== fjord ==
## color_centroid
module color_centroid
  (
    input         clk,
    input         rst,           
    input  [2:0]  rgbfilter,     
    input         new_frame_i,   
    output [14:0] orig_addr,
    input  [11:0] orig_pxl,
    output        proc_we,
    output [14:0] proc_addr,
    output [11:0] proc_pxl,
    output [7:0]  centroid,
    output        new_centroid,
    output [2:0]  proximity
  );
  localparam c_img_cols      = 160;
  localparam c_img_rows      = 120;
  localparam c_img_pxls      = c_img_cols * c_img_rows;
  localparam c_nb_img_cols   = 8;
  localparam c_nb_img_rows   = 7;
  localparam c_nb_img_pxls   = 15;
  localparam c_outframe_cols = 16;
  localparam c_outframe_rows = 8;
  localparam c_inframe_cols  = c_img_cols-2*c_outframe_cols;  
  localparam c_inframe_rows  = c_img_rows-2*c_outframe_rows;  
  localparam c_inframe_pxls  = c_inframe_cols * c_inframe_rows;  
  localparam c_nb_inframe_pxls = 14;
  localparam c_hist_bins     = 8;
  localparam c_nb_hist_bins  = 3;
  localparam c_nb_hist_val   = 11;
  localparam c_nb_centroid   = 8;
  localparam c_nb_prox       = 3;
  localparam c_nb_buf_red    = 4;
  localparam c_nb_buf_green  = 4;
  localparam c_nb_buf_blue   = 4;
  localparam c_nb_buf        = 12;
  wire [c_nb_hist_val-1:0] colorpxls_bin0;
  wire [c_nb_hist_val-1:0] colorpxls_bin7;
  wire [c_nb_inframe_pxls-1:0] colorpxls;
  wire [c_nb_inframe_pxls-2:0] colorpxls_left;
  wire [c_nb_inframe_pxls-2:0] colorpxls_rght;
  wire [c_nb_inframe_pxls-2:0] colorpxls_bin012;
  wire [c_nb_inframe_pxls-2:0] colorpxls_bin567;
  wire [c_nb_inframe_pxls-2:0] colorpxls_bin01;
  wire [c_nb_inframe_pxls-2:0] colorpxls_bin67;
  wire new_frame_proc;
  color_proc
    #(
  ...
Settings: LEC_CHECK=0, CAP_MARGIN=20, CELL_PAD_IN_SITES_GLOBAL_PLACEMENT=1, CORE_ASPECT_RATIO=0.68, CORE_MARGIN=5, CORE_UTILIZATION=27, MIN_ROUTING_LAYER=met1, SETUP_SLACK_MARGIN=0.59, SLEW_MARGIN=40; clock period 3.12 ns.
run.sh (not shown) runs the stock make flow with config.mk's settings and CLKGATE_MAP_FILE=.
STATUS run=fjord STAGES=ALL_DONE FINAL_CHECKS=FAILED CAUSE=setup timing
Edits applied to the flow inputs when going from fjord to raven:
Settings: swapping 27 for 54 in CORE_UTILIZATION; clearing CELL_PAD_IN_SITES_GLOBAL_PLACEMENT, which used to be 1; swapping 40 for 35 in SLEW_MARGIN; clearing MIN_ROUTING_LAYER, which used to be met1; swapping 5 for 2 in CORE_MARGIN; clearing SETUP_SLACK_MARGIN, which used to be 0.59; clearing CORE_ASPECT_RATIO, which used to be 0.68; swapping 3.12 for 10.0 in the clock period (ns, I/O delays scaled along).
==> results <==
Against fjord, raven comes in 9.2 points lower on share of power burned in combinational logic. Re path depth of the worst reg2reg path: raven is 2 up on fjord. raven: PASS, flow complete, no timing, DRC or antenna violations. On data-path buffer share of cell area in the final layout, the higher figure sits with fjord, not raven. Worst max-slew margin expressed relative to the limit on raven is behind fjord. Per the comparison of raven with fjord, final area went down 16%; global router's overall resource usage has increased. Diff fjord -> raven: number of vias after detailed routing now sits lower; share of the cycle needed by the critical path after routing decreased by 77 points relative to the old numbers. Across both runs, worst hold-check slack was higher for raven than for fjord. As of raven, wire length of the first global-routing pass had fallen by more than 10% compared to fjord.
Input changes introduced in nickel (baseline for comparison: raven):
Settings: changing CORE_UTILIZATION from 54 to 62; changing SLEW_MARGIN from 35 to 20; changing the clock period (ns, I/O delays scaled along) from 10.0 to 5.03.
Results
- Diff raven -> nickel: via count of the first global-routing pass picked up an extra about 1.8%; largest net degree at the start of global routing decreased 39%; design internal power rose by about 100%; relative area of clock buffers and inverters in the final design closely matched the old numbers; final cell count without fillers lost about 2.3%.
- Largest fanout on the critical path for nickel: 2 up relative to raven
- Filler cell count in the final layout (nickel over raven): decrease, 869

color_centroid again, from the RTL that the note above started with.
export LEC_CHECK = 0
export ABC_AREA = 1
export CAP_MARGIN = 20
export CORE_MARGIN = 2
export CORE_UTILIZATION = 72
export CTS_CLUSTER_DIAMETER = 358
export CTS_CLUSTER_SIZE = 10
export SETUP_SLACK_MARGIN = 0.82
export SLEW_MARGIN = 20
create_clock -name core_clock -period 2.79 [get_ports {clk}]
The baseline failed in 5_1_grt, error GRT-0116.
Then changed:
==> flow/config.mk (replaced) <==
export PLATFORM = sky130hd
export DESIGN_NAME = color_centroid
export DESIGN_NICKNAME = color_centroid
export VERILOG_FILES = /design/flow/design.v
export SDC_FILE = /design/flow/constraint.sdc
export NUM_CORES = 4
export LEC_CHECK = 0
export CAP_MARGIN = 20
export CORE_MARGIN = 2
export CORE_UTILIZATION = 40
export SLEW_MARGIN = 20
==> flow/constraint.sdc (replaced) <==
create_clock -name core_clock -period 9.44 [get_ports {clk}]
set_input_delay 1.8880 -clock core_clock [delete_from_list [all_inputs] [get_ports {clk}]]
set_output_delay 1.8880 -clock core_clock [all_outputs]
set_load 0.01 [all_outputs]
Outcome: With this change the flow ran to the end with no violations. Die area rose by 71%. Synthesized cell count went down by 22%. Synthesized area falls by 4.1%.
Then changed:
--- a/flow/config.mk
+++ b/flow/config.mk
@@ -6,6 +6,7 @@
 export NUM_CORES = 4
 export LEC_CHECK = 0
+export ABC_AREA = 1
 export CAP_MARGIN = 20
 export CORE_MARGIN = 2
-export CORE_UTILIZATION = 40
+export CORE_UTILIZATION = 72
 export SLEW_MARGIN = 20
==> flow/constraint.sdc (replaced) <==
create_clock -name core_clock -period 3.6 [get_ports {clk}]
set_input_delay 0.7200 -clock core_clock [delete_from_list [all_inputs] [get_ports {clk}]]
set_output_delay 0.7200 -clock core_clock [all_outputs]
set_load 0.01 [all_outputs]
Outcome:
- The new run finished clean
- via count came out higher by 27%
- synthesized cell count grows by 28%
- setup slack got worse by 4.2 ns
- combinational power shrinks by 38%
- wire length came out higher by 18%
- hold slack gets better by 0.025 ns
- die area falls by 41%
Power and IR drop assume default switching activity.
